==> flow/design.v <==
	parameter cmp = 5'b11000;
	parameter load_r = 5'b11001;
	parameter store_r = 5'b11010;
	parameter br = 5'b11011;
	parameter cmpi = 5'b11100;
	parameter load = 5'b11101;
	parameter store = 5'b11110;
	parameter load_i = 5'b11111;
	parameter b = 5'b10000;
	parameter beq = 5'b10001;
	parameter bne = 5'b10010;
	parameter bhe = 5'b10011;
	parameter bst = 5'b10100;
	parameter bleq = 5'b10101;
	parameter blne = 5'b10110;
	parameter bl = 5'b10111;
	parameter WORD_SIZE = 16, ALU_OP_SIZE = 3, REG_ADDR_SIZE = 3;
module mux2(out, select, in0, in1, in2, in3);
	parameter WORD_SIZE = 16;
	output reg [WORD_SIZE-1:0] out;
	input [WORD_SIZE-1:0] in0, in1, in2, in3;
	input [1:0] select;
	always@* begin
		case(select)
			2'b00: out = in0;
			2'b01: out = in1;
			2'b10: out = in2;
			2'b11: out = in3;
		endcase
	end
endmodule
module ALU(out, flags, op, in_a, in_b);
	parameter WORD_SIZE = 16, OP_SIZE = 3;
	output reg[WORD_SIZE-1:0] out;
	output[WORD_SIZE-1:0] flags;
	input[OP_SIZE-1:0] op;
	input[WORD_SIZE-1:0] in_a;
	input[WORD_SIZE-1:0] in_b;
	always@(op,in_a,in_b) begin
		case(op)
			1'b0: out = in_a + in_b;
			1'b1: out = in_a - in_b;
			2'b10: out = ~in_a;
			2'b11: out = in_a & in_b;
			3'b100: out = in_a | in_b;
			3'b101: out = in_a ^ in_b;
			3'b110: out = in_a * in_b;
			3'b111: out = in_a >> in_b;
		endcase
	end
	assign flags[WORD_SIZE-1:3] = 0;
	assign flags[0] = (in_a == in_b);
	assign flags[1] = (in_a >= in_b);
	assign flags[2] = (out == 0);
endmodule
module register_file(reg_buff1, reg_buff2, write, addr1, addr2, addr_in,
							data_in, clk, write_buff1, write_buff2);
	parameter WORD_SIZE = 16, REG_NUM = 8;
	output reg [WORD_SIZE-1:0] reg_buff1,reg_buff2;
	input write, clk, write_buff1, write_buff2;
	input [2:0] addr1, addr2, addr_in;
	input [WORD_SIZE-1:0] data_in;
	reg [WORD_SIZE-1:0] reg_file[REG_NUM-1:0];
	always@(posedge clk) begin
		if(write_buff1)
			reg_buff1 <= reg_file[addr1];
		if(write_buff2)
			reg_buff2 <= reg_file[addr2];
	end
	always@(posedge clk) begin
		if(write) reg_file[addr_in] <= data_in;
	end
endmodule
module ir_decode(instruction_reg, reg_addr2, reg_addr1, reg_addr_in,
					  imm1, imm2, imm3, alu_op, opcode);
	parameter cmp = 5'b11000;
	parameter load_r = 5'b11001;
	parameter store_r = 5'b11010;
	parameter br = 5'b11011;
	parameter cmpi = 5'b11100;
	parameter load = 5'b11101;
	parameter store = 5'b11110;
	parameter load_i = 5'b11111;
	parameter b = 5'b10000;
	parameter beq = 5'b10001;
	parameter bne = 5'b10010;
	parameter bhe = 5'b10011;
	parameter bst = 5'b10100;
	parameter bleq = 5'b10101;
	parameter blne = 5'b10110;
	parameter bl = 5'b10111;
	parameter WORD_SIZE = 16, ALU_OP_SIZE = 3, REG_ADDR_SIZE = 3;
	input [WORD_SIZE-1:0] instruction_reg;
	output [REG_ADDR_SIZE-1:0] reg_addr1, reg_addr_in;
	output reg [REG_ADDR_SIZE-1:0] reg_addr2;
	output [10:0] imm1;
	output [7:0] imm2;
	output [4:0] imm3;
	output [ALU_OP_SIZE-1:0] alu_op;
	output [4:0] opcode;
	wire [REG_ADDR_SIZE-1:0] rc, rb, ra;
	assign ra = instruction_reg[2:0];
	assign rb = instruction_reg[5:3];
	assign rc = instruction_reg[8:6];
	assign imm1 = instruction_reg[10:0];
	assign imm2 = instruction_reg[10:3];
	assign imm3 = instruction_reg[10:6];
	assign opcode = instruction_reg[15:11];
	assign alu_op = (opcode == load_r || opcode == store_r) ? 3'b000 : opcode[2:0];
	parameter lr = 3'b111;
	assign reg_addr1 = (opcode == br || opcode == store || opcode == cmp || opcode == cmpi) ? ra : rb;
	always@(*) begin
		if(opcode == store_r) reg_addr2 = ra;
		else if(opcode == cmp) reg_addr2 = rb;
		else reg_addr2 = rc;
	end
	assign reg_addr_in = (opcode == bl) ? lr : ra;
endmodule
module control_unit(clk, reset, ALU_in2_mux, mem_out_mux, PC_mux, memory_addr_mux, data_in_mux,
						  reg_buff1_write, reg_buff2_write, status_reg_write, ALU_out_write,
						  reg_write, PC_write, IR_write, memory_write, opcode, status_reg);
	parameter cmp = 5'b11000;
	parameter load_r = 5'b11001;
	parameter store_r = 5'b11010;
	parameter br = 5'b11011;
	parameter cmpi = 5'b11100;
	parameter load = 5'b11101;
	parameter store = 5'b11110;
	parameter load_i = 5'b11111;
	parameter b = 5'b10000;
	parameter beq = 5'b10001;
	parameter bne = 5'b10010;
	parameter bhe = 5'b10011;
	parameter bst = 5'b10100;
	parameter bleq = 5'b10101;
	parameter blne = 5'b10110;
	parameter bl = 5'b10111;
	parameter WORD_SIZE = 16, ALU_OP_SIZE = 3, REG_ADDR_SIZE = 3;
	input clk, reset;
	input [4:0] opcode;
	input [WORD_SIZE-1:0] status_reg;
	output reg mem_out_mux;
	output reg [1:0] ALU_in2_mux, PC_mux, memory_addr_mux, data_in_mux;
	output reg reg_buff1_write, reg_buff2_write, status_reg_write, ALU_out_write;
	output reg reg_write, PC_write, IR_write, memory_write;
	parameter fetch = 0, decode = 1, execute = 2, memory_access = 3, write_back = 4, reset_st = 5;
	reg [2:0] stage;
	always @(*) begin
		disable_write_signals;
		zero_muxes;
		case(stage)
			fetch: begin
				memory_addr_mux = 0;
				IR_write = 1;
				PC_mux = 0;
				PC_write = 1;
			end
			decode: begin
				reg_buff1_write = (alu_op(opcode) || inst_type(opcode) == 2 ||
										 opcode == store ||  opcode == store_r ||
										 opcode == load_r || cmp_op(opcode));
				reg_buff2_write = (inst_type(opcode) == 1 || opcode == cmp ||
										 opcode == store_r || opcode == cmp);
			end
			execute: begin
				if((inst_type(opcode) == 1 || opcode == cmp)) ALU_in2_mux = 0;
				else if(opcode == cmpi) ALU_in2_mux = 2;
				else ALU_in2_mux = 1;
				ALU_out_write = 1;
				if(opcode != load_r && opcode != store_r) status_reg_write = 1;
			end
			memory_access: begin
				if(opcode == load || opcode == load_r) begin
					if(opcode == load) memory_addr_mux = 2;
					else memory_addr_mux = 3;
					data_in_mux = 1;
					reg_write = 1;
				end
				if(opcode == store || opcode == store_r) begin
					if(opcode == store) memory_addr_mux = 2;
					else memory_addr_mux = 3;
					mem_out_mux = (opcode == store);
					memory_write = 1;
				end
			end
			write_back: begin
				if(write_reg_file(opcode)) begin
					if(opcode == load_i) data_in_mux = 2;
					else if(opcode == bl) data_in_mux = 3;
					else if(alu_op(opcode)) data_in_mux = 0;
					reg_write = 1;
				end
				if(inst_type(opcode) == 4 || opcode == br) begin
					if(opcode == br) PC_mux = 2;
					else PC_mux = 1;
					PC_write = 1;
				end
			end
			reset_st: begin
				PC_mux = 3;
				PC_write = 1;
			end
		endcase
	end
	always @(posedge clk or posedge reset) begin
		if(reset) begin
			stage <= reset_st;
		end else
		case(stage)
			fetch: stage <= decode;
			decode:
				if(opcode == load_i || opcode == br || (inst_type(opcode) == 4 &&	
						~cancel_branch(opcode, status_reg[1:0])))
					stage <= write_back;
				else if(cancel_branch(opcode, status_reg[1:0]))
					stage <= fetch;
				else if(opcode == load || opcode == store)
					stage <= memory_access;
				else
					stage <= execute;
			execute:
				if(cmp_op(opcode))
					stage <= fetch;
				else if(opcode == load_r || opcode == store_r)
					stage <= memory_access;
				else
					stage <= write_back;
			memory_access: stage <= fetch;
			write_back: stage <= fetch;
			reset_st: stage <= fetch;
		endcase
	end
	task disable_write_signals;
		{reg_buff1_write, reg_buff2_write, status_reg_write, ALU_out_write, 
			reg_write, PC_write, IR_write, memory_write} = 0;
	endtask
	task zero_muxes;
		{ALU_in2_mux, mem_out_mux, PC_mux, memory_addr_mux, data_in_mux} = 0;
	endtask
	function [2:0] inst_type;
		input [4:0] op;
		if(op[4:3] == 2'b00) inst_type = 1;
		else if(op[4:2] == 3'b110 || op[4:3] == 2'b01) inst_type = 2;
		else if(op[4:2] == 3'b111) inst_type = 3;
		else if(op[4:3] == 2'b10) inst_type = 4;
		else inst_type = 0;
	endfunction
	function alu_op;
		input [4:0] op;
		alu_op = ~op[4];
	endfunction
	function write_reg_file;
		input [4:0] op;
		write_reg_file = (op == load_i || op == bl || alu_op(op));
	endfunction
	function cancel_branch;
		input [4:0] op;
		input [1:0] cond;
		cancel_branch = (((op == beq) && ~cond[0]) || ((op == bne) && cond[0])
							||((op == bleq) && ~cond[0]) || ((op == blne) && cond[0])
							||((op == bhe) && ~cond[1]) || ((op == bst) && cond[1]));
	endfunction
	function cmp_op;
		input [4:0] op;
		cmp_op = (op == cmp || op == cmpi);
	endfunction
	function load_op;
		input [4:0] op;
		load_op = (op == load || op == load_r);
	endfunction
	function store_op;
		input [4:0] op;
		store_op = (op == store || op == store_r);
	endfunction
endmodule
module datapath(clk, ALU_in2_mux, mem_out_mux, PC_mux, memory_addr_mux, data_in_mux,
					 reg_buff1_write, reg_buff2_write, status_reg_write, ALU_out_write,
					 reg_write, PC_write, IR_write,
					 memory_in, memory_addr, memory_out,
					 opcode, status_reg);
	parameter WORD_SIZE = 16, ALU_OP_SIZE = 3, REG_ADDR_SIZE = 3;
	input clk;
	input mem_out_mux;
	input [1:0] ALU_in2_mux, PC_mux, memory_addr_mux, data_in_mux;
	input reg_buff1_write, reg_buff2_write, status_reg_write, ALU_out_write;
	input reg_write, PC_write, IR_write;
	input [WORD_SIZE-1:0] memory_in;
	output [WORD_SIZE-1:0] memory_addr, memory_out;
	output [4:0] opcode;
	output reg [WORD_SIZE-1:0] status_reg;
	reg [WORD_SIZE-1:0] ALU_out_buff, PC, inst_reg;
	wire [WORD_SIZE-1:0] ALU_out, ALU_flags, ALU_in2, PC_in_wire;
	wire [WORD_SIZE-1:0] reg_buff1, reg_buff2, data_in;
	wire [REG_ADDR_SIZE-1:0] reg_addr1, reg_addr2, reg_addr_in;
	wire [ALU_OP_SIZE-1:0] ALU_op;
	wire [10:0] imm1;
	wire [7:0] imm2;
	wire [4:0] imm3;
	mux2 reg_file_mux(data_in, data_in_mux, ALU_out_buff, memory_in, imm2, PC);
	register_file registers(reg_buff1, reg_buff2, reg_write, reg_addr1, reg_addr2,
									reg_addr_in, data_in, clk, reg_buff1_write, reg_buff2_write);
	ALU alu(ALU_out, ALU_flags, ALU_op, reg_buff1, ALU_in2);
	mux2 ALU_mux(ALU_in2, ALU_in2_mux, reg_buff2, imm3, imm2, 0);
	always@(posedge clk) if(ALU_out_write) ALU_out_buff <= ALU_out;
	always@(posedge clk) if(status_reg_write) status_reg <= ALU_flags;
	ir_decode ir_decode(inst_reg, reg_addr2, reg_addr1, reg_addr_in,
				 imm1, imm2, imm3, ALU_op, opcode);
	always@(posedge clk) if(IR_write) inst_reg <= memory_in;
	mux2 PC_mux2(PC_in_wire, PC_mux, PC+1, imm1, reg_buff1, 0);
	always@(posedge clk) if(PC_write) PC <= PC_in_wire;
	mux2 Memory_mux2(memory_addr, memory_addr_mux, PC, reg_buff1, imm2, ALU_out_buff);
	assign memory_out = (mem_out_mux) ? reg_buff1 : reg_buff2;
endmodule
module CPU(clk, reset, memory_in, memory_addr, memory_out, memory_write);
	parameter WORD_SIZE = 16, ALU_OP_SIZE = 3, REG_ADDR_SIZE = 3;
	input clk, reset;
	input [WORD_SIZE-1:0] memory_in;
	output [WORD_SIZE-1:0] memory_addr, memory_out;
	output memory_write;
	wire mem_out_mux;
	wire [1:0] ALU_in2_mux, PC_mux, memory_addr_mux, data_in_mux;
	wire reg_buff1_write, reg_buff2_write, status_reg_write, ALU_out_write;
	wire reg_write, PC_write, IR_write;
	wire [4:0] opcode;
	wire [WORD_SIZE-1:0] status_reg;
	control_unit control_unit(clk, reset, ALU_in2_mux, mem_out_mux, PC_mux, memory_addr_mux, data_in_mux,
					 reg_buff1_write, reg_buff2_write, status_reg_write, ALU_out_write,
					 reg_write, PC_write, IR_write, memory_write, opcode, status_reg);
	datapath datapath(clk, ALU_in2_mux, mem_out_mux, PC_mux, memory_addr_mux, data_in_mux,
				reg_buff1_write, reg_buff2_write, status_reg_write, ALU_out_write,
				reg_write, PC_write, IR_write,
				memory_in, memory_addr, memory_out,
				opcode, status_reg);
endmodule
==> flow/run.sh <==
#!/bin/bash
# the make line also repeats each setting of config.mk as NAME=value (left out here)
make -C /OpenROAD-flow-scripts/flow DESIGN_CONFIG=/design/flow/config.mk WORK_HOME=/design/flow/orfs CLKGATE_MAP_FILE= finish
==> flow/config.mk <==
export PLATFORM = sky130hd
export DESIGN_NAME = CPU
export DESIGN_NICKNAME = CPU
export VERILOG_FILES = /design/flow/design.v
export SDC_FILE = /design/flow/constraint.sdc
export NUM_CORES = 4
export LEC_CHECK = 0
export CAP_MARGIN = 20
export CELL_PAD_IN_SITES_GLOBAL_PLACEMENT = 0
export CORE_MARGIN = 2
export CORE_UTILIZATION = 69
export CTS_CLUSTER_DIAMETER = 29
export CTS_CLUSTER_SIZE = 36
export GPL_TIMING_DRIVEN = 1
export MAX_ROUTING_LAYER = met4
export PLACE_DENSITY = 0.66
export SETUP_SLACK_MARGIN = 1.93
export SLEW_MARGIN = 20
export TNS_END_PERCENT = 35
==> flow/constraint.sdc <==
create_clock -name core_clock -period 6.67 [get_ports {clk}]
set_input_delay 1.3340 -clock core_clock [delete_from_list [all_inputs] [get_ports {clk}]]
set_output_delay 1.3340 -clock core_clock [all_outputs]
set_load 0.01 [all_outputs]
==> results of run 1 <==
## per-stage QoR
stage          setup WS (ns)  hold WS [ns]  utilization, %  setup TNS, ns
3_3_place_gp           0.155         0.494            76.7              0
3_5_place_dp          -0.119         0.494            76.7         -0.197
2_1_floorplan          0.132         0.443               -              0
4_1_cts              -0.0507         0.541            84.4        -0.0821
## repair_timing
action                     CTS
hold buffers                 0
gates cloned                 2
setup endpoints to repair   23
resized                    109
buffers inserted            30
pin swaps                   54
## routing by layer
layer / global-route usage, % / overflow
met3: 62.1 / 1
met4: 74.8 / 4
met1: 76.7 / 0
met2: 91.5 / 1
met5: - / -
==> results.yml, run 1 <==
# physical design summary
outcome:
  status: "did not finish"
  stop_stage: "5_1_grt"
  error: "[ERROR GRT-0232] Routing congestion too high. Check the congestion heatmap in the GUI."
synth:
  ys_chip_area_um2: 17300
  edf_count: 210
  synth_area_per_cell_um2: 10.7
  synth_nets: 1818
  ys_sh_aoi_pct: 11.4
  yosys_cells: 1617
  synth.most_common_cell: "edfxtp_1"
  synth_top_area_share_pct: 36.4
  synth_cell_type_count: 73
  ys_top_cells_by_count: "edfxtp_1 (210), nand2_1 (169), inv_1 (164), nor2_1 (143), ha_1 (102)"
  top_area_cell: "edfxtp_1"
  top_cells_by_area: "edfxtp_1 (36%), fa_1 (9.4%), mux4_2 (8.3%), ha_1 (7.4%), nand2_1 (3.7%)"
  synth_area_um2: 17300
  ys_sh_adder_pct: 16.8
  synth-xor-area-share_pct: 3.47
  ys_sh_simple_pct: 11.5
  ys_warn_count: 14
  ys.flops: 216
  ys_top_logic_family: "adder cells"
  mux_area_share_pct: 13.6
  synth_cells: 1617
  async_flop_share_pct: 2.78
  synth_seq_share_pct: 37.3
  ys.flop_type: "edfxtp_1"
place:
  dp.cells: 1988
  io_buffers: 50
  dpl_cell_area_um2: 18800
  place_congestion: 1.04
  dpl.hpwl_um: 47600
die:
  boundaryPins: 51
  die.size.y_um: 162
  chipArea_um2: 26400
  die_x_um: 162
  fp_util_pct: 70.7
  num_rows: 57
  core-area_um2: 24500
global_route:
  track_usage_pct: 77.5
  overflow: 6
clock_network:
  root_buffer: "clkbuf_16"
  cts.path.max_buffers: 3
  numCtsBuffers: 35
  cts.sinks: 216
  htreeDepth: 2
==> run 2, diff against run 1 <==
- ABC_AREA: unset -> 1
- CAP_MARGIN: 20 -> 35
- CELL_PAD_IN_SITES_DETAIL_PLACEMENT: unset -> 0
- CELL_PAD_IN_SITES_GLOBAL_PLACEMENT: 0 -> unset
- CORE_ASPECT_RATIO: unset -> 1.33
- CORE_MARGIN: 2 -> 4
- CORE_UTILIZATION: 69 -> 40
- CTS_CLUSTER_DIAMETER: 29 -> 213
- CTS_CLUSTER_SIZE: 36 -> unset
- GPL_TIMING_DRIVEN: 1 -> unset
- MIN_ROUTING_LAYER: unset -> met1
- PLACE_DENSITY: 0.66 -> unset
- SETUP_SLACK_MARGIN: 1.93 -> unset
- SLEW_MARGIN: 20 -> 10
- TNS_END_PERCENT: 35 -> unset
- clock period: 6.67 -> 9.44 ns (I/O delays scaled with it)
==> run 2 against run 1 <==
Compared with the run above: the run now finishes clean; synthesized cell count up 34%; die area grew 82%; area after synthesis rose by 3.1%.
==> results.yml, run 2 <==
# generated from flow reports
timing:
  fmax_mhz: 130
  clock_skew_ns: 0.0206
  fin_setup_tns_ns: 0
  rsz0062_at_grt: "false"
  maxSlewViolCount: 0
  period_used_pct: 81.7
  worstMarginPinSlew_ns: 0.937
  setup_violations: 0
  period_minus_slack_ns: 7.71
  slew_headroom_pct: 37.3
  hold_viol_final: 0
  hold_slack_ns: 0.549
die:
  die.size.y_um: 252
  chipArea_um2: 48100
  fp_util_pct: 40.4
  num_rows: 89
  die_x_um: 191
  boundaryPins: 51
  core-area_um2: 44200
worst_setup_path:
  path_common_cell: "fa_1"
  timing.rr.end: "datapath.ALU_out_buff[13]$_DFFE_PP_"
  cp_max_fo: 24
  start_kind: "flip-flop"
  cp-end-kind: "flip-flop"
  rr_startpoint: "datapath.inst_reg[13]$_DFFE_PP_"
  critical_path.top_delay_family: "adder cells"
  max_stage_delay_ns: 0.73
  cpMaxStageDelayCell: "nand2_1"
  worstSetupPathType: "flip-flop to flip-flop"
  crit_start: "datapath.inst_reg[13]$_DFFE_PP_"
  path_depth: 27
  crit_path_end: "datapath.ALU_out_buff[13]$_DFFE_PP_"
  crit_buf_inv: 6
  rr_worst_depth: 27
  worst-r2r-setup-slack_ns: 1.73
  worstPathArrival_ns: 7.97
  cp.required_ns: 9.70
synth:
  mux_area_share_pct: 0
  ys_sh_aoi_pct: 17.6
  ys_sh_adder_pct: 16.2
  synth.most_common_cell: "nand2_1"
  edf_count: 210
  synth_top_area_share_pct: 35.4
  synth_nets: 2369
  synth_cell_type_count: 64
  top_area_cell: "edfxtp_1"
  synth_seq_share_pct: 36.2
  synth_area_per_cell_um2: 8.23
  yosys_cells: 2168
  top_cells_by_area: "edfxtp_1 (35%), fa_1 (9.1%), nand2_1 (8.5%), inv_1 (7.3%), ha_1 (7.2%)"
  ys_top_logic_family: "simple AND/OR/NAND/NOR gates"
  ys_top_cells_by_count: "nand2_1 (404), inv_1 (345), edfxtp_1 (210), a21oi_1 (174), nor2_1 (166)"
  ys.flops: 216
  ys.flop_type: "edfxtp_1"
  synth-xor-area-share_pct: 1.08
  ys_warn_count: 14
  async_flop_share_pct: 2.78
  synth_cells: 2168
  ys_sh_simple_pct: 18.6
  synth_area_um2: 17800
  ys_chip_area_um2: 17800
clock_network:
  cts.sinks: 216
  clock_latency_ns: 0.53
  cts_resized: 0
  cts_tree: "yes"
  root_buffer: "clkbuf_16"
  htreeDepth: 1
  cts.path.max_buffers: 3
  clk_pin_slew_ns: 0.07
  cts_setup_buffers: 0
  ctsHoldBuffers: 0
  numCtsBuffers: 22
global_route:
  antenna_found_initial: 0
  overflow: 0
  track_usage_pct: 28.5
  grt_pass1_wl_um: 99800
  grt_max_degree: 112
  grt_pass1_vias: 15626
route:
  wl_per_cell_um: 24.3
  drc_errors: 0
  num_vias: 15751
  drt_iter0_drc: 1282
  ant_nets: 0
  drt-total-wl_um: 67900
  num_antenna_cells: 0
  drt_pass1_iterations: 5
  viasPerCell: 5.64
finish:
  area.growth.synth_to_final_pct: 10.8
  fin_nets: 2389
  nFillCells: 4388
  seq_area_um2: 6460
  logic_area_um2: 9610
job:
  max_cap_violations: 0
  tool_warnings: 63
min_path:
  holdPathEnd: "control_unit.stage[1]$_DFF_PP0_"
  min-delay-start: "control_unit.stage[5]$_DFF_PP0_"
  hold_path_depth: 2
  hold_path.class: "flip-flop to flip-flop"
outcome:
  status: "complete, no violations"
place:
  place_congestion: 1.00
  io_buffers: 50
  dpl.hpwl_um: 51200
==> run 2: per-layer routing <==
| layer | share of wire [%] | GRT usage, % | routed length [um] | up-vias |
|---|---|---|---|---|
| li1 | - | - | - | 7355 |
| met1 | 37 | 32.2 | 25200 | 7583 |
| met2 | 51 | 49.7 | 34400 | 620 |
| met3 | 5.1 | 2.55 | 3440 | 193 |
| met4 | 7.1 | 16.0 | 4840 | 0 |
| met5 | 0 | - | 0 | - |
==> run 2: area by class of cell <==
| cell class | count | area share [%] |
|---|---|---|
| clock inverters | 11 | 0.842 |
| multi-input cells | 1493 | 48.6 |
| flip-flops and latches | 216 | 32.7 |
| repair buffers | 90 | 4.15 |
| well taps | 591 | 3.74 |
| inverters | 365 | 6.98 |
| clock buffers | 26 | 2.97 |
==> run 2: per-stage QoR <==
stage	setup WS, ns	instance area, um2	util, %	instances
floorplan	2.45	17800	-	2168
global placement	2.00	18900	42.9	2749
detailed placement	1.83	19000	42.9	2751
CTS	1.82	19700	44.6	2788
global route	1.26	19800	44.7	2792
finish	1.73	19800	44.7	2792
==> run 3, diff against run 2 <==
- CAP_MARGIN: 35 -> 20
- CELL_PAD_IN_SITES_DETAIL_PLACEMENT: 0 -> unset
- CORE_ASPECT_RATIO: 1.33 -> 0.88
- CORE_MARGIN: 4 -> 2
- CORE_UTILIZATION: 40 -> 72
- CTS_CLUSTER_DIAMETER: 213 -> 94
- CTS_CLUSTER_SIZE: unset -> 86
- GPL_ROUTABILITY_DRIVEN: unset -> 0
- MAX_ROUTING_LAYER: met4 -> unset
- MIN_ROUTING_LAYER: met1 -> unset
- PLACE_DENSITY: unset -> 0.37
- SETUP_SLACK_MARGIN: unset -> 0.35
- SLEW_MARGIN: 10 -> 40
- clock period: 9.44 -> 1.53 ns (I/O delays scaled with it)
==> run 3 against run 2 <==
Compared with the run above: the run now fails in 4_1_cts; die area shrank 46%; synthesized cell count unchanged; area after synthesis unchanged.
==> results.yml, run 3 <==
# physical design summary
synth:
  synth_cells: 2168
  ys_warn_count: 14
  synth_area_per_cell_um2: 8.23
  ys_top_logic_family: "simple AND/OR/NAND/NOR gates"
  synth_top_area_share_pct: 35.4
  synth_area_um2: 17800
  ys_sh_simple_pct: 18.6
  synth_nets: 2369
  async_flop_share_pct: 2.78
  ys.flop_type: "edfxtp_1"
  ys_top_cells_by_count: "nand2_1 (404), inv_1 (345), edfxtp_1 (210), a21oi_1 (174), nor2_1 (166)"
  ys_chip_area_um2: 17800
  mux_area_share_pct: 0
  synth_cell_type_count: 64
  top_area_cell: "edfxtp_1"
  synth-xor-area-share_pct: 1.08
  top_cells_by_area: "edfxtp_1 (35%), fa_1 (9.1%), nand2_1 (8.5%), inv_1 (7.3%), ha_1 (7.2%)"
  edf_count: 210
  yosys_cells: 2168
  ys_sh_adder_pct: 16.2
  ys.flops: 216
  synth.most_common_cell: "nand2_1"
  ys_sh_aoi_pct: 17.6
  synth_seq_share_pct: 36.2
outcome:
  status: "did not finish"
  stop_stage: "4_1_cts"
  error: "[ERROR DPL-0033] detailed placement checks failed during check placement."
die:
  boundaryPins: 51
  chipArea_um2: 26100
  fp_util_pct: 72.5
  die_x_um: 172
  die.size.y_um: 152
  num_rows: 54
  core-area_um2: 24600
place:
  dp.cells: 2902
  place_ws_ns: -4.77
  io_buffers: 50
  dpl.hpwl_um: 53700
run 3: per-stage QoR:
stage / setup TNS [ns] / instance area (um2) / hold slack (ns)
3_3_place_gp: -351.48 / 22600 / 0.524
2_1_floorplan: -190.84 / 18700 / 0.0962
3_5_place_dp: -381.48 / 22600 / 0.534
==> run 4, diff against run 3 <==
- ABC_AREA: 1 -> unset
- CELL_PAD_IN_SITES_DETAIL_PLACEMENT: unset -> 1
- CELL_PAD_IN_SITES_GLOBAL_PLACEMENT: unset -> 2
- CORE_ASPECT_RATIO: 0.88 -> unset
- CORE_MARGIN: 2 -> 5
- CORE_UTILIZATION: 72 -> 27
- CTS_CLUSTER_DIAMETER: 94 -> unset
- CTS_CLUSTER_SIZE: 86 -> unset
- GPL_ROUTABILITY_DRIVEN: 0 -> 1
- PLACE_DENSITY: 0.37 -> unset
- PLACE_DENSITY_LB_ADDON: unset -> 0.13
- SETUP_SLACK_MARGIN: 0.35 -> -0.44
- SLEW_MARGIN: 40 -> 20
- TNS_END_PERCENT: unset -> 100
- clock period: 1.53 -> 6.73 ns (I/O delays scaled with it)
==> run 4 against run 3 <==
Compared with the run above: the layout now fails its checks (negative setup slack); die area grew to 2.7 times the previous value; synthesized cell count shrank 25%; area after synthesis fell by 3.0%.
==> results.yml, run 4 <==
# generated from flow reports
die:
  chipArea_um2: 69300
  boundaryPins: 51
  num_rows: 92
  fp_util_pct: 27.3
  die_x_um: 263
  die.size.y_um: 263
  core-area_um2: 63300
synth:
  ys.flops: 216
  synth_nets: 1818
  synth_seq_share_pct: 37.3
  ys_sh_adder_pct: 16.8
  synth_area_um2: 17300
  ys_top_logic_family: "adder cells"
  synth_top_area_share_pct: 36.4
  ys.flop_type: "edfxtp_1"
  yosys_cells: 1617
  synth.most_common_cell: "edfxtp_1"
  async_flop_share_pct: 2.78
  ys_top_cells_by_count: "edfxtp_1 (210), nand2_1 (169), inv_1 (164), nor2_1 (143), ha_1 (102)"
  top_area_cell: "edfxtp_1"
  top_cells_by_area: "edfxtp_1 (36%), fa_1 (9.4%), mux4_2 (8.3%), ha_1 (7.4%), nand2_1 (3.7%)"
  ys_warn_count: 14
  synth_cells: 1617
  mux_area_share_pct: 13.6
  synth_cell_type_count: 73
  ys_sh_simple_pct: 11.5
  ys_sh_aoi_pct: 11.4
  synth-xor-area-share_pct: 3.47
  edf_count: 210
  synth_area_per_cell_um2: 10.7
  ys_chip_area_um2: 17300
clock_network:
  numCtsBuffers: 25
  clk_pin_slew_ns: 0.06
  root_buffer: "clkbuf_16"
  cts.sinks: 216
  clock_latency_ns: 0.54
  ctsHoldBuffers: 0
  cts_tree: "yes"
  htreeDepth: 1
  cts.path.max_buffers: 3
finish:
  fin_cells: 2609
  fin_nets: 1946
  logic_area_um2: 10000
  utilization_pct: 32.6
  area.growth.synth_to_final_pct: 19.2
  nFillCells: 7052
  seq_area_um2: 6460
  final_cell_area_um2: 20600
worst_setup_path:
  worstPathArrival_ns: 7.21
  rr_startpoint: "datapath.inst_reg[11]$_DFFE_PP_"
  start_kind: "flip-flop"
  crit_start: "datapath.inst_reg[11]$_DFFE_PP_"
  path_common_cell: "fa_1"
  crit_buf_inv: 6
  worstSetupPathType: "flip-flop to flip-flop"
  worstPathCellList: "or3b_4 > or2_4 > o221a_2 > inv_4 > nor2_1 > fa_1 > inv_1 > fa_1 > fa_1 > fa_1 > inv_1 > fa_1 > inv_1 > fa_1 > inv_1 > ha_1 > buf_4 > and3_1 > a211o_1 > a21o_1 > a21oi_4 > xnor2_2 > a221o_1"
  timing.rr.end: "datapath.ALU_out_buff[14]$_DFFE_PP_"
  cpMaxStageDelayCell: "fa_1"
  cp-end-kind: "flip-flop"
  critical_path.top_delay_family: "adder cells"
  crit_path_end: "datapath.ALU_out_buff[14]$_DFFE_PP_"
  path_depth: 23
  rr_worst_depth: 23
  cp.required_ns: 7.00
  max_stage_delay_ns: 0.55
  worst-r2r-setup-slack_ns: -0.22
  cp_max_fo: 5
min_path:
  hold_path.class: "flip-flop to flip-flop"
  hold_path_depth: 2
  min-delay-start: "control_unit.stage[5]$_DFF_PP0_"
  holdPathEnd: "control_unit.stage[1]$_DFF_PP0_"
route:
  num_antenna_cells: 0
  wl_per_cell_um: 27.0
  drt_iter0_drc: 665
  num_vias: 13266
  viasPerCell: 5.08
  drt-total-wl_um: 70500
  ant_nets: 0
  drc_errors: 0
  drt_pass1_iterations: 5
global_route:
  overflow: 0
  use_met2_pct: 35.9
  track_usage_pct: 19.8
  grtUsageMet1_pct: 26.0
  grt_pass1_vias: 14539
  top_usage_layer: "met2"
  use_met3_pct: 1.89
  grt_pass1_wl_um: 103000
  grt_max_degree: 37
  antenna_found_initial: 0
outcome:
  violatedChecks: "negative setup slack"
  status: "complete, but fails checks"
timing:
  hold_viol_final: 0
  period_minus_slack_ns: 6.95
  slew_headroom_pct: 32.5
  final_critical_path_setup_slack_ns: -0.217
  setup_violations: 4
  worstMarginPinSlew_ns: 1.01
  maxSlewViolCount: 0
  fmax_mhz: 144
  clock_skew_ns: 0.0143
  hold_slack_ns: 0.524
  rsz0062_at_grt: "true"
  period_used_pct: 103
job:
  tool_warnings: 62
  max_cap_violations: 0
place:
  dp.cells: 2563
  dpl.hpwl_um: 54500
  place_congestion: 0.865
  dpl_cell_area_um2: 19700
  io_buffers: 50
run 4: metal layers:
| layer | vias to the layer above | share of wire, % |
|---|---|---|
| li1 | 6028 | - |
| met1 | 6954 | 44 |
| met2 | 222 | 51 |
| met3 | 62 | 3.1 |
| met4 | 0 | 2.1 |
| met5 | - | 0 |
run 4: repair_timing:
| action | in CTS | in global routing |
|---|---|---|
| cloned | 0 | 0 |
| hold endpoints to repair | 0 | 0 |
| resized | 1 | 14 |
| pin swaps | 1 | 5 |
| buffers inserted | 0 | 2 |
| setup endpoints to repair | 2 | 4 |
run 4: cell type report:
type / instances / share of cell area (%)
tap: 846 / 5.13
multi-input combinational: 1139 / 48.6
timing repair buffer: 192 / 7.66
inverter: 171 / 3.12
clock inverter: 19 / 1.15
clock buffer: 26 / 3.05
sequential: 216 / 31.3
run 4: through the flow:
step / worst slack [ns] / TNS, ns
after floorplan: -0.382 / -0.663
after CTS: -0.430 / -1.26
after detailed placement: -0.436 / -1.21
final: -0.217 / -0.632
after global routing: -0.457 / -1.85
after global placement: -0.442 / -1.05
==> run 5, diff against run 4 <==
- ABC_AREA: unset -> 1
- CELL_PAD_IN_SITES_GLOBAL_PLACEMENT: 2 -> 1
- CORE_MARGIN: 5 -> 10
- CORE_UTILIZATION: 27 -> 39
- CTS_CLUSTER_SIZE: unset -> 64
- GPL_ROUTABILITY_DRIVEN: 1 -> unset
- GPL_TIMING_DRIVEN: unset -> 1
- MIN_ROUTING_LAYER: unset -> met1
- PLACE_DENSITY: unset -> 0.73
- PLACE_DENSITY_LB_ADDON: 0.13 -> unset
- SETUP_SLACK_MARGIN: -0.44 -> 1.31
- SLEW_MARGIN: 20 -> 35
- TNS_END_PERCENT: 100 -> unset
- clock period: 6.73 -> 12.4 ns (I/O delays scaled with it)
==> run 5 against run 4 <==
Compared with the run above: the run now finishes clean; non-clock buffer count is 102 lower; global-route usage is 6.0 points higher; sequential cell count stayed put; routed wire length is 1.2% higher.
==> results.yml, run 5 <==
# generated from flow reports
synth:
  synth-xor-area-share_pct: 1.08
  ys_warn_count: 14
  synth_nets: 2369
  ys_top_logic_family: "simple AND/OR/NAND/NOR gates"
  top_area_cell: "edfxtp_1"
  synth_area_um2: 17800
  mux_area_share_pct: 0
  async_flop_share_pct: 2.78
  synth_seq_share_pct: 36.2
  edf_count: 210
  synth_top_area_share_pct: 35.4
  synth_cells: 2168
  top_cells_by_area: "edfxtp_1 (35%), fa_1 (9.1%), nand2_1 (8.5%), inv_1 (7.3%), ha_1 (7.2%)"
  ys_top_cells_by_count: "nand2_1 (404), inv_1 (345), edfxtp_1 (210), a21oi_1 (174), nor2_1 (166)"
  synth_area_per_cell_um2: 8.23
  ys_chip_area_um2: 17800
  yosys_cells: 2168
  ys.flop_type: "edfxtp_1"
  ys_sh_aoi_pct: 17.6
  synth.most_common_cell: "nand2_1"
  ys_sh_simple_pct: 18.6
  synth_cell_type_count: 64
  ys_sh_adder_pct: 16.2
  ys.flops: 216
die:
  boundaryPins: 51
  fp_util_pct: 39.4
  num_rows: 78
  die.size.y_um: 234
  chipArea_um2: 54700
  die_x_um: 234
  core-area_um2: 45300
min_path:
  min-delay-start: "control_unit.stage[5]$_DFF_PP0_"
  hold_path_depth: 2
  hold_path.class: "flip-flop to flip-flop"
  holdPathEnd: "control_unit.stage[1]$_DFF_PP0_"
finish:
  nFillCells: 5426
  fin_nets: 2391
  area.growth.synth_to_final_pct: 11.3
  utilization_pct: 43.8
  seq_area_um2: 6460
  logic_area_um2: 9630
  fin_cells: 2808
timing:
  fmax_mhz: 127
  worstMarginPinSlew_ns: 0.899
  hold_viol_final: 0
  clock_skew_ns: 0.0199
  maxSlewViolCount: 0
  final_critical_path_setup_slack_ns: 4.51
  setup_violations: 0
  slew_headroom_pct: 40.0
  period_minus_slack_ns: 7.89
  fin_setup_tns_ns: 0
  period_used_pct: 63.6
  rsz0062_at_grt: "false"
worst_setup_path:
  cp.required_ns: 12.68
  path_common_cell: "nand2_1"
  worst-r2r-setup-slack_ns: 4.51
  worstSetupPathType: "flip-flop to flip-flop"
  timing.rr.end: "datapath.ALU_out_buff[14]$_DFFE_PP_"
  cp_max_fo: 24
  rr_startpoint: "control_unit.stage[3]$_DFF_PP0_"
  start_kind: "flip-flop"
  cp-end-kind: "flip-flop"
  crit_start: "control_unit.stage[3]$_DFF_PP0_"
  rr_worst_depth: 34
  crit_buf_inv: 7
  critical_path.top_delay_family: "adder cells"
  max_stage_delay_ns: 0.88
  worstPathArrival_ns: 8.18
  cpMaxStageDelayCell: "dfrtp_1"
  path_depth: 34
  crit_path_end: "datapath.ALU_out_buff[14]$_DFFE_PP_"
clock_network:
  htreeDepth: 1
  numCtsBuffers: 24
  cts_resized: 0
  cts_setup_buffers: 0
  cts_tree: "yes"
  root_buffer: "clkbuf_16"
  clk_pin_slew_ns: 0.07
  cts.sinks: 216
  ctsHoldBuffers: 0
  cts.path.max_buffers: 3
  clock_latency_ns: 0.54
route:
  drt_pass1_iterations: 7
  drt_iter0_drc: 1338
  num_vias: 16216
  num_antenna_cells: 0
  viasPerCell: 5.77
  drc_errors: 0
  wl_per_cell_um: 25.4
  drt-total-wl_um: 71300
  ant_nets: 0
global_route:
  track_usage_pct: 25.8
  grt_pass1_vias: 16932
  grt_pass1_wl_um: 106000
  grt_max_degree: 69
  overflow: 0
  antenna_found_initial: 0
outcome:
  status: "complete, no violations"
place:
  io_buffers: 50
  dpl.hpwl_um: 53300
  place_ws_ns: 4.56
  dp.cells: 2762
  place_congestion: 0.969
job:
  max_cap_violations: 0
  tool_warnings: 61
[run 5: per-stage QoR]
stage	hold slack (ns)	area (um2)
3_3_place_gp	0.510	19000
3_5_place_dp	0.518	19000
2_1_floorplan	0.458	17800
5_1_grt	0.578	19800
6_report	0.559	19800
4_1_cts	0.548	19800
[run 5: layer usage]
layer  global-route usage, %  routed length (um)  up-vias
met3                    2.61                3880      175
li1                        -                   -     7347
met5                       0                   0        -
met4                    13.3                4000        0
met1                    30.2               27700     8123
met2                    46.1               35800      571
[run 5: cell type report]
| class | count | area share [%] |
|---|---|---|
| multi-input cells | 1493 | 48.5 |
| flip-flops and latches | 216 | 32.5 |
| inverters | 365 | 6.97 |
| repair buffers | 90 | 4.03 |
| well taps | 600 | 3.78 |
| clock buffers | 26 | 3.17 |
| clock inverters | 18 | 1.01 |
==> run 6, diff against run 5 <==
- ABC_AREA: 1 -> unset
- CELL_PAD_IN_SITES_DETAIL_PLACEMENT: 1 -> unset
- CELL_PAD_IN_SITES_GLOBAL_PLACEMENT: 1 -> 0
- CORE_MARGIN: 10 -> 2
- CORE_UTILIZATION: 39 -> 68
- CTS_CLUSTER_DIAMETER: unset -> 30
- CTS_CLUSTER_SIZE: 64 -> unset
- MAX_ROUTING_LAYER: unset -> met4
- MIN_ROUTING_LAYER: met1 -> unset
- PLACE_DENSITY: 0.73 -> 0.66
- SETUP_SLACK_MARGIN: 1.31 -> 0.47
- SLEW_MARGIN: 35 -> 20
- TNS_END_PERCENT: unset -> 35
- clock period: 12.4 -> 6.64 ns (I/O delays scaled with it)
==> run 6 against run 5 <==
Compared with the run above: the run now fails in 5_1_grt; area after synthesis fell by 3.0%; die area fell by 51%; synthesized cell count fell by 25%.
==> results.yml, run 6 <==
# physical design summary
synth:
  synth_area_per_cell_um2: 10.7
  mux_area_share_pct: 13.6
  ys_chip_area_um2: 17300
  edf_count: 210
  synth_top_area_share_pct: 36.4
  synth_cells: 1617
  yosys_cells: 1617
  synth_area_um2: 17300
  synth-xor-area-share_pct: 3.47
  ys.flop_type: "edfxtp_1"
  ys_top_logic_family: "adder cells"
  top_cells_by_area: "edfxtp_1 (36%), fa_1 (9.4%), mux4_2 (8.3%), ha_1 (7.4%), nand2_1 (3.7%)"
  top_area_cell: "edfxtp_1"
  ys_top_cells_by_count: "edfxtp_1 (210), nand2_1 (169), inv_1 (164), nor2_1 (143), ha_1 (102)"
  synth_seq_share_pct: 37.3
  ys_sh_aoi_pct: 11.4
  ys_sh_simple_pct: 11.5
  synth_nets: 1818
  ys.flops: 216
  ys_warn_count: 14
  synth_cell_type_count: 73
  async_flop_share_pct: 2.78
  ys_sh_adder_pct: 16.8
  synth.most_common_cell: "edfxtp_1"
clock_network:
  numCtsBuffers: 34
  cts.path.max_buffers: 3
  ctsHoldBuffers: 0
  htreeDepth: 2
  root_buffer: "clkbuf_16"
  cts.sinks: 216
die:
  die_x_um: 164
  fp_util_pct: 68.9
  num_rows: 58
  core-area_um2: 25100
  boundaryPins: 51
  die.size.y_um: 164
  chipArea_um2: 26700
outcome:
  stop_stage: "5_1_grt"
  status: "did not finish"
place:
  io_buffers: 50
  place_congestion: 1.02
  dpl.hpwl_um: 49200
  dp.cells: 2011
  dpl_cell_area_um2: 18900
## run 6: metrics by stage
stage | setup TNS [ns] | worst slack, ns | util (%)
floorplan | 0 | 0.0996 | -
detailed placement | -0.291 | -0.195 | 75.1
global placement | 0 | 0.0930 | 75.1
CTS | -0.223 | -0.205 | 81.1
## run 6: repair_timing
action / CTS
gates cloned: 3
setup endpoints to repair: 8
gates resized: 46
pin swaps: 41
buffers inserted: 13
==> run 7, diff against run 6 <==
- ABC_AREA: unset -> 1
- CELL_PAD_IN_SITES_DETAIL_PLACEMENT: unset -> 0
- CELL_PAD_IN_SITES_GLOBAL_PLACEMENT: 0 -> unset
- CORE_ASPECT_RATIO: unset -> 0.57
- CORE_UTILIZATION: 68 -> 40
- CTS_CLUSTER_DIAMETER: 30 -> unset
- GPL_TIMING_DRIVEN: 1 -> unset
- PLACE_DENSITY: 0.66 -> unset
- SETUP_SLACK_MARGIN: 0.47 -> unset
- TNS_END_PERCENT: 35 -> unset
- clock period: 6.64 -> 10.0 ns (I/O delays scaled with it)
==> run 7 against run 6 <==
Compared with the run above: the run now finishes clean; die area rose by 73%; synthesized cell count rose by 34%; area after synthesis rose by 3.1%.
==> results.yml, run 7 <==
# generated from flow reports
outcome:
  status: "complete, no violations"
synth:
  synth_cells: 2168
  synth_top_area_share_pct: 35.4
  ys_sh_adder_pct: 16.2
  synth_cell_type_count: 64
  top_cells_by_area: "edfxtp_1 (35%), fa_1 (9.1%), nand2_1 (8.5%), inv_1 (7.3%), ha_1 (7.2%)"
  ys.flops: 216
  synth_seq_share_pct: 36.2
  ys_chip_area_um2: 17800
  async_flop_share_pct: 2.78
  synth_nets: 2369
  edf_count: 210
  synth_area_um2: 17800
  ys_warn_count: 14
  ys_sh_simple_pct: 18.6
  ys.flop_type: "edfxtp_1"
  ys_sh_aoi_pct: 17.6
  synth.most_common_cell: "nand2_1"
  top_area_cell: "edfxtp_1"
  yosys_cells: 2168
  synth_area_per_cell_um2: 8.23
  ys_top_logic_family: "simple AND/OR/NAND/NOR gates"
  mux_area_share_pct: 0
  synth-xor-area-share_pct: 1.08
  ys_top_cells_by_count: "nand2_1 (404), inv_1 (345), edfxtp_1 (210), a21oi_1 (174), nor2_1 (166)"
worst_setup_path:
  worstSetupPathType: "flip-flop to flip-flop"
  cp.required_ns: 10.24
  timing.rr.end: "datapath.ALU_out_buff[14]$_DFFE_PP_"
  crit_path_end: "datapath.ALU_out_buff[14]$_DFFE_PP_"
  cp-end-kind: "flip-flop"
  start_kind: "flip-flop"
  crit_start: "control_unit.stage[3]$_DFF_PP0_"
  path_common_cell: "nand2_1"
  cpMaxStageDelayCell: "dfrtp_1"
  cp_max_fo: 24
  critical_path.top_delay_family: "adder cells"
  max_stage_delay_ns: 0.95
  rr_startpoint: "control_unit.stage[3]$_DFF_PP0_"
  path_depth: 34
  rr_worst_depth: 34
  worstPathArrival_ns: 8.51
  worst-r2r-setup-slack_ns: 1.74
  crit_buf_inv: 7
clock_network:
  cts.sinks: 216
  cts_setup_buffers: 0
  clk_pin_slew_ns: 0.07
  clock_latency_ns: 0.51
  htreeDepth: 1
  root_buffer: "clkbuf_16"
  ctsHoldBuffers: 0
  numCtsBuffers: 20
  cts_resized: 0
  cts.path.max_buffers: 3
  cts_tree: "yes"
min_path:
  min-delay-start: "control_unit.stage[5]$_DFF_PP0_"
  holdPathEnd: "control_unit.stage[1]$_DFF_PP0_"
  hold_path_depth: 2
  hold_path.class: "flip-flop to flip-flop"
route:
  drt_iter0_drc: 2702
  drc_errors: 0
  wl_per_cell_um: 26.4
  drt-total-wl_um: 73700
  drt_pass1_iterations: 6
  num_vias: 16397
  viasPerCell: 5.87
  ant_nets: 0
job:
  max_cap_violations: 0
  tool_warnings: 61
place:
  place_ws_ns: 1.97
  place_congestion: 1.07
  io_buffers: 50
  dpl_cell_area_um2: 19000
  dpl.hpwl_um: 56500
timing:
  maxSlewViolCount: 0
  hold_viol_final: 0
  slew_headroom_pct: 24.3
  final_critical_path_setup_slack_ns: 1.74
  setup_violations: 0
  fmax_mhz: 121
  period_used_pct: 82.6
  fin_setup_tns_ns: 0
  hold_slack_ns: 0.505
  period_minus_slack_ns: 8.26
  rsz0062_at_grt: "false"
  clock_skew_ns: 0.0124
  worstMarginPinSlew_ns: 1.12
die:
  die_x_um: 284
  fp_util_pct: 40.5
  num_rows: 58
  boundaryPins: 51
  die.size.y_um: 163
  core-area_um2: 44000
  chipArea_um2: 46400
global_route:
  grt_max_degree: 97
  grt_pass1_wl_um: 105000
  track_usage_pct: 32.4
  grt_pass1_vias: 14896
  antenna_found_initial: 1
  overflow: 0
finish:
  fin_nets: 2381
  logic_area_um2: 9630
  final_cell_area_um2: 19600
  nFillCells: 4368
  area.growth.synth_to_final_pct: 9.81
  seq_area_um2: 6460
==> run 7: routing by layer <==
layer  vias to the layer above  global-route usage [%]  part of all wire, %
met2                      1110                    38.1                   35
met5                         -                       -                    0
met1                      7871                    51.1                   48
li1                       7344                       -                    -
met3                        72                    13.3                   17
met4                         0                    2.62                  1.1
==> run 7: per-stage QoR <==
step | std cells | utilization, %
5_1_grt | 2793 | 44.5
3_5_place_dp | 2758 | 43.1
2_1_floorplan | 2168 | -
6_report | 2794 | 44.5
4_1_cts | 2793 | 44.4
3_3_place_gp | 2758 | 43.1
==> run 7: layout make-up <==
type	count	share of cell area (%)
Sequential cell	216	33.0
Tap cell	600	3.83
Clock buffer	29	2.94
Timing Repair Buffer	84	3.86
Inverter	365	7.05
Antenna cell	1	0.0128
Clock inverter	6	0.166
Multi-Input combinational cell	1493	49.2
==> run 8, diff against run 7 <==
- ABC_AREA: 1 -> unset
- CELL_PAD_IN_SITES_DETAIL_PLACEMENT: 0 -> unset
- CELL_PAD_IN_SITES_GLOBAL_PLACEMENT: unset -> 0
- CORE_ASPECT_RATIO: 0.57 -> unset
- CORE_UTILIZATION: 40 -> 69
- CTS_CLUSTER_DIAMETER: unset -> 29
- CTS_CLUSTER_SIZE: unset -> 36
- GPL_TIMING_DRIVEN: unset -> 1
- PLACE_DENSITY: unset -> 0.66
- SETUP_SLACK_MARGIN: unset -> 0.47
- TNS_END_PERCENT: unset -> 35
- clock period: 10.0 -> 6.29 ns (I/O delays scaled with it)
==> run 8 against run 7 <==
Compared with the run above: the flow now stops in 5_1_grt; synthesized cell count decreased by 25%; die area decreased by 43%; area after synthesis decreased by 3.0%.
==> results.yml, run 8 <==
# physical design summary
synth:
  ys.flop_type: "edfxtp_1"
  synth.most_common_cell: "edfxtp_1"
  synth_cells: 1617
  edf_count: 210
  synth_cell_type_count: 73
  ys_top_logic_family: "adder cells"
  synth_seq_share_pct: 37.3
  mux_area_share_pct: 13.6
  top_area_cell: "edfxtp_1"
  yosys_cells: 1617
  synth_nets: 1818
  synth-xor-area-share_pct: 3.47
  ys_top_cells_by_count: "edfxtp_1 (210), nand2_1 (169), inv_1 (164), nor2_1 (143), ha_1 (102)"
  ys_warn_count: 14
  async_flop_share_pct: 2.78
  ys_sh_aoi_pct: 11.4
  synth_area_um2: 17300
  ys_chip_area_um2: 17300
  top_cells_by_area: "edfxtp_1 (36%), fa_1 (9.4%), mux4_2 (8.3%), ha_1 (7.4%), nand2_1 (3.7%)"
  synth_top_area_share_pct: 36.4
  synth_area_per_cell_um2: 10.7
  ys.flops: 216
  ys_sh_simple_pct: 11.5
  ys_sh_adder_pct: 16.8
place:
  dpl.hpwl_um: 46900
  place_ws_ns: -0.459
  dpl_cell_area_um2: 19200
  dp.cells: 2043
  place_congestion: 1.02
  io_buffers: 50
global_route:
  overflow: 9
  track_usage_pct: 73.6
clock_network:
  root_buffer: "clkbuf_16"
  cts.path.max_buffers: 3
  ctsHoldBuffers: 0
  htreeDepth: 2
  cts.sinks: 216
  numCtsBuffers: 34
die:
  chipArea_um2: 26400
  num_rows: 57
  boundaryPins: 51
  core-area_um2: 24500
  die_x_um: 162
  die.size.y_um: 162
  fp_util_pct: 70.7
outcome:
  stop_stage: "5_1_grt"
  status: "did not finish"
  error: "[ERROR GRT-0232] Routing congestion too high. Check the congestion heatmap in the GUI."
[run 8: through the flow]
step,setup TNS [ns],hold WS (ns)
after floorplan,-0.264,0.443
after CTS,-1.54,0.616
after detailed placement,-1.90,0.507
after global placement,-0.844,0.493
[run 8: per-layer routing]
metal | GRT overflow | GRT usage [%]
met1 | 0 | 72.4
met2 | 3 | 89.6
met3 | 0 | 56.6
met4 | 6 | 70.3
met5 | - | -
[run 8: what timing repair did]
action | in CTS
endpoints found under the setup margin | 10
pin swaps | 46
resized | 49
buffers inserted | 17
==> run 9, diff against run 8 <==
- CELL_PAD_IN_SITES_GLOBAL_PLACEMENT: 0 -> unset
- CTS_CLUSTER_DIAMETER: 29 -> unset
- CTS_CLUSTER_SIZE: 36 -> unset
- GPL_TIMING_DRIVEN: 1 -> unset
- MAX_ROUTING_LAYER: met4 -> unset
- SETUP_SLACK_MARGIN: 0.47 -> unset
- TNS_END_PERCENT: 35 -> unset
- clock period: 6.29 -> 6.81 ns (I/O delays scaled with it)
==> run 9 against run 8 <==
Compared with the run above: die area stayed put; the layout now fails its checks (negative setup slack); synthesized cell count unchanged; area after synthesis is the same.
==> results.yml, run 9 <==
# generated from flow reports
route:
  drt-total-wl_um: 69200
  drc_errors: 0
  drt_pass1_iterations: 21
  drt_iter0_drc: 2945
  wl_per_cell_um: 33.6
  viasPerCell: 7.68
  ant_nets: 0
  num_vias: 15807
worst_setup_path:
  rr_startpoint: "datapath.inst_reg[15]$_DFFE_PP_"
  crit_buf_inv: 6
  cp.required_ns: 7.07
  timing.rr.end: "datapath.ALU_out_buff[15]$_DFFE_PP_"
  rr_worst_depth: 25
  crit_start: "datapath.inst_reg[15]$_DFFE_PP_"
  path_depth: 25
  cp-end-kind: "flip-flop"
  cpMaxStageDelayCell: "fa_1"
  max_stage_delay_ns: 0.54
  worstPathArrival_ns: 7.13
  critical_path.top_delay_family: "adder cells"
  crit_path_end: "datapath.ALU_out_buff[15]$_DFFE_PP_"
  path_common_cell: "fa_1"
  start_kind: "flip-flop"
  cp_max_fo: 7
  worstSetupPathType: "flip-flop to flip-flop"
  worst-r2r-setup-slack_ns: -0.06
finish:
  nFillCells: 1351
  fin_nets: 1920
  area.growth.synth_to_final_pct: 13.9
synth:
  ys_top_cells_by_count: "edfxtp_1 (210), nand2_1 (169), inv_1 (164), nor2_1 (143), ha_1 (102)"
  synth_top_area_share_pct: 36.4
  ys_sh_simple_pct: 11.5
  synth_cells: 1617
  mux_area_share_pct: 13.6
  synth_cell_type_count: 73
  yosys_cells: 1617
  ys.flops: 216
  synth_nets: 1818
  edf_count: 210
  top_cells_by_area: "edfxtp_1 (36%), fa_1 (9.4%), mux4_2 (8.3%), ha_1 (7.4%), nand2_1 (3.7%)"
  top_area_cell: "edfxtp_1"
  ys_warn_count: 14
  synth_area_per_cell_um2: 10.7
  async_flop_share_pct: 2.78
  ys.flop_type: "edfxtp_1"
  synth.most_common_cell: "edfxtp_1"
  ys_top_logic_family: "adder cells"
  ys_sh_aoi_pct: 11.4
  ys_sh_adder_pct: 16.8
  ys_chip_area_um2: 17300
  synth_seq_share_pct: 37.3
  synth_area_um2: 17300
  synth-xor-area-share_pct: 3.47
timing:
  hold_viol_final: 0
  worstMarginPinSlew_ns: 1.13
  hold_slack_ns: 0.541
  final_critical_path_setup_slack_ns: -0.0587
  setup_violations: 2
  fmax_mhz: 146
  rsz0062_at_grt: "true"
  maxSlewViolCount: 0
  period_used_pct: 101
  clock_skew_ns: 0.0328
  period_minus_slack_ns: 6.87
  slew_headroom_pct: 24.6
global_route:
  antenna_found_initial: 5
  track_usage_pct: 52.0
  grt_pass1_vias: 15712
  grt_max_degree: 37
  grt_pass1_wl_um: 99100
  overflow: 0
clock_network:
  root_buffer: "clkbuf_16"
  ctsHoldBuffers: 0
  numCtsBuffers: 21
  cts_tree: "yes"
  clock_latency_ns: 0.53
  clk_pin_slew_ns: 0.08
  htreeDepth: 1
  cts.path.max_buffers: 3
  cts.sinks: 216
job:
  tool_warnings: 64
  max_cap_violations: 0
min_path:
  min-delay-start: "control_unit.stage[5]$_DFF_PP0_"
  hold_path_depth: 2
  hold_path.class: "flip-flop to flip-flop"
  holdPathEnd: "control_unit.stage[1]$_DFF_PP0_"
die:
  fp_util_pct: 70.7
  core-area_um2: 24500
  die.size.y_um: 162
  chipArea_um2: 26400
  boundaryPins: 51
  die_x_um: 162
  num_rows: 57
outcome:
  status: "complete, but fails checks"
  violatedChecks: "negative setup slack"
place:
  io_buffers: 50
  place_congestion: 1.02
  dpl.hpwl_um: 44500
  place_ws_ns: -0.111
## run 9: timing repair
| action | CTS | global route |
|---|---|---|
| setup endpoints to repair | 4 | 5 |
| pin swaps | 31 | 33 |
| gates resized | 33 | 35 |
| setup buffers | 10 | 12 |
## run 9: final cells by class
cell class / count / area (um2) / area share [%]
antenna: 2 / 5.00 / 0.0254
clock buffer: 27 / 548 / 2.78
clock inverter: 8 / 46.3 / 0.235
inverter: 171 / 648 / 3.29
multi-input combinational: 1139 / 10200 / 51.5
sequential: 216 / 6460 / 32.8
tap: 324 / 405 / 2.06
timing repair buffer: 170 / 1440 / 7.31
## run 9: layer usage
layer | global-route usage [%] | vias to the layer above | part of all wire, %
li1 | - | 5966 | -
met1 | 57.6 | 7270 | 29
met2 | 79.1 | 1843 | 43
met3 | 20.1 | 726 | 15
met4 | 43.9 | 2 | 12
met5 | 2.27 | - | 0.11
## run 9: metrics by stage
stage	TNS (ns)	util, %	cell area [um2]	instances
detailed placement	-0.185	76.3	18700	1997
CTS	0	79.5	19500	2042
finish	-0.0880	80.6	19700	2057
floorplan	0	-	17300	1617
global placement	0	76.3	18700	1997
global route	-0.231	80.5	19700	2055
==> run 10, diff against run 9 <==
- ABC_AREA: unset -> 1
- CORE_ASPECT_RATIO: unset -> 0.88
- CORE_UTILIZATION: 69 -> 72
- CTS_CLUSTER_DIAMETER: unset -> 94
- CTS_CLUSTER_SIZE: unset -> 15
- PLACE_DENSITY: 0.66 -> unset
- PLACE_DENSITY_LB_ADDON: unset -> 0.3
- SETUP_SLACK_MARGIN: unset -> 0.39
- clock period: 6.81 -> 1.53 ns (I/O delays scaled with it)
==> run 10 against run 9 <==
Compared with the run above: the flow now stops in 4_1_cts; synthesized cell count rose by 34%; area after synthesis rose by 3.1%; die area fell by 1.2%.
==> results.yml, run 10 <==
# physical design summary
place:
  dpl.hpwl_um: 56900
  place_ws_ns: -5.16
  dp.cells: 2888
  dpl_cell_area_um2: 22500
  place_congestion: 1.18
  io_buffers: 50
die:
  die_x_um: 172
  core-area_um2: 24600
  num_rows: 54
  fp_util_pct: 72.5
  boundaryPins: 51
  die.size.y_um: 152
  chipArea_um2: 26100
outcome:
  status: "did not finish"
  error: "[ERROR DPL-0038] Utilization greater than 100%, impossible to legalize"
  stop_stage: "4_1_cts"
synth:
  ys_sh_aoi_pct: 17.6
  ys_sh_adder_pct: 16.2
  edf_count: 210
  yosys_cells: 2168
  async_flop_share_pct: 2.78
  mux_area_share_pct: 0
  ys_top_cells_by_count: "nand2_1 (404), inv_1 (345), edfxtp_1 (210), a21oi_1 (174), nor2_1 (166)"
  synth_seq_share_pct: 36.2
  synth_area_um2: 17800
  synth_area_per_cell_um2: 8.23
  ys_warn_count: 14
  top_area_cell: "edfxtp_1"
  ys_sh_simple_pct: 18.6
  ys_top_logic_family: "simple AND/OR/NAND/NOR gates"
  synth-xor-area-share_pct: 1.08
  synth_nets: 2369
  synth.most_common_cell: "nand2_1"
  ys.flop_type: "edfxtp_1"
  synth_cell_type_count: 64
  top_cells_by_area: "edfxtp_1 (35%), fa_1 (9.1%), nand2_1 (8.5%), inv_1 (7.3%), ha_1 (7.2%)"
  ys.flops: 216
  synth_top_area_share_pct: 35.4
  synth_cells: 2168
  ys_chip_area_um2: 17800
run 10: stage by stage:
| stage | util [%] | hold slack, ns |
|---|---|---|
| floorplan | - | 0.0962 |
| global placement | 91.3 | 0.525 |
| detailed placement | 91.3 | 0.536 |
==> run 11, diff against run 10 <==
- CORE_ASPECT_RATIO: 0.88 -> unset
- CORE_UTILIZATION: 72 -> 69
- CTS_CLUSTER_DIAMETER: 94 -> unset
- CTS_CLUSTER_SIZE: 15 -> unset
- PLACE_DENSITY_LB_ADDON: 0.3 -> unset
- SETUP_SLACK_MARGIN: 0.39 -> unset
- clock period: 1.53 -> 8.12 ns (I/O delays scaled with it)
==> run 11 against run 10 <==
Compared with the run above: the run now finishes clean; synthesized cell count unchanged; area after synthesis unchanged; die area up 4.2%.
==> results.yml, run 11 <==
# generated from flow reports
route:
  wl_met3_um: 10200
  drt_iter0_drc: 3743
  viasPerCell: 7.03
  drt_pass1_iterations: 14
  drt-met1-wl_um: 20800
  ant_nets: 0
  drt-total-wl_um: 68700
  drc_errors: 0
  wl_per_cell_um: 27.0
  top_layer: "met5"
  num_vias: 17853
  dr_wl_met2_um: 29600
die:
  boundaryPins: 51
  die_x_um: 165
  fp_util_pct: 70.6
  die.size.y_um: 165
  chipArea_um2: 27200
  core-area_um2: 25300
  num_rows: 58
clock_network:
  root_buffer: "clkbuf_16"
  cts_resized: 0
  htreeDepth: 1
  ctsHoldBuffers: 0
  clock_latency_ns: 0.53
  cts.path.max_buffers: 3
  cts_setup_buffers: 0
  clk_pin_slew_ns: 0.07
  numCtsBuffers: 23
  cts.sinks: 216
  cts_tree: "yes"
timing:
  fmax_mhz: 136
  worstMarginPinSlew_ns: 1.22
  period_used_pct: 90.4
  fin_setup_tns_ns: 0
  slew_headroom_pct: 18.8
  setup_violations: 0
  period_minus_slack_ns: 7.34
  clock_skew_ns: 0.0173
  rsz0062_at_grt: "false"
  maxSlewViolCount: 0
  hold_viol_final: 0
  final_critical_path_setup_slack_ns: 0.778
outcome:
  status: "complete, no violations"
synth:
  ys.flop_type: "edfxtp_1"
  yosys_cells: 2168
  synth.most_common_cell: "nand2_1"
  synth_top_area_share_pct: 35.4
  async_flop_share_pct: 2.78
  top_cells_by_area: "edfxtp_1 (35%), fa_1 (9.1%), nand2_1 (8.5%), inv_1 (7.3%), ha_1 (7.2%)"
  synth_nets: 2369
  top_area_cell: "edfxtp_1"
  ys.flops: 216
  synth_cell_type_count: 64
  synth-xor-area-share_pct: 1.08
  ys_sh_adder_pct: 16.2
  ys_top_cells_by_count: "nand2_1 (404), inv_1 (345), edfxtp_1 (210), a21oi_1 (174), nor2_1 (166)"
  ys_sh_aoi_pct: 17.6
  synth_area_um2: 17800
  synth_cells: 2168
  ys_chip_area_um2: 17800
  edf_count: 210
  mux_area_share_pct: 0
  ys_top_logic_family: "simple AND/OR/NAND/NOR gates"
  ys_sh_simple_pct: 18.6
  synth_seq_share_pct: 36.2
  ys_warn_count: 14
  synth_area_per_cell_um2: 8.23
place:
  io_buffers: 50
  dpl.hpwl_um: 46200
  place_congestion: 1.04
  place_ws_ns: 0.962
global_route:
  grt_max_degree: 129
  grt_pass1_vias: 17418
  track_usage_pct: 51.6
  antenna_found_initial: 5
  overflow: 0
  grt_pass1_wl_um: 103000
job:
  max_cap_violations: 0
  tool_warnings: 66
worst_setup_path:
  worst-r2r-setup-slack_ns: 0.78
  cp.required_ns: 8.38
  max_stage_delay_ns: 0.50
  critical_path.top_delay_family: "adder cells"
  cp-end-kind: "flip-flop"
  crit_buf_inv: 7
  timing.rr.end: "datapath.ALU_out_buff[13]$_DFFE_PP_"
  worstPathArrival_ns: 7.60
  rr_startpoint: "datapath.inst_reg[11]$_DFFE_PP_"
  worstSetupPathType: "flip-flop to flip-flop"
  rr_worst_depth: 27
  cp_max_fo: 20
  cpMaxStageDelayCell: "fa_1"
  start_kind: "flip-flop"
  path_common_cell: "fa_1"
  crit_path_end: "datapath.ALU_out_buff[13]$_DFFE_PP_"
  crit_start: "datapath.inst_reg[11]$_DFFE_PP_"
  path_depth: 27
min_path:
  min-delay-start: "control_unit.stage[5]$_DFF_PP0_"
  holdPathEnd: "control_unit.stage[1]$_DFF_PP0_"
  hold_path.class: "flip-flop to flip-flop"
  hold_path_depth: 2
finish:
  fin_nets: 2390
  area.growth.synth_to_final_pct: 8.85
## run 11: metal layers
layer  GRT usage (%)  vias up
met5               0        -
met4            44.3        4
met1            58.7     7990
li1                -     7367
met2            77.7     1799
met3            17.9      693
## run 11: per-stage QoR
stage	instances	hold slack, ns	cell area, um2	util, %
6_report	2538	0.528	19400	76.9
5_1_grt	2536	0.558	19400	76.9
4_1_cts	2535	0.526	19400	76.8
3_5_place_dp	2494	0.496	18700	73.9
3_3_place_gp	2494	0.509	18700	73.9
2_1_floorplan	2168	0.458	17800	-
## run 11: layout make-up
class / instances / area, um2
Multi-Input combinational cell: 1493 / 9620
Fill cell: 1639 / 5840
Clock inverter: 13 / 144
Sequential cell: 216 / 6460
Inverter: 365 / 1380
Antenna cell: 3 / 7.51
Tap cell: 330 / 413
Clock buffer: 28 / 594
Timing Repair Buffer: 90 / 805
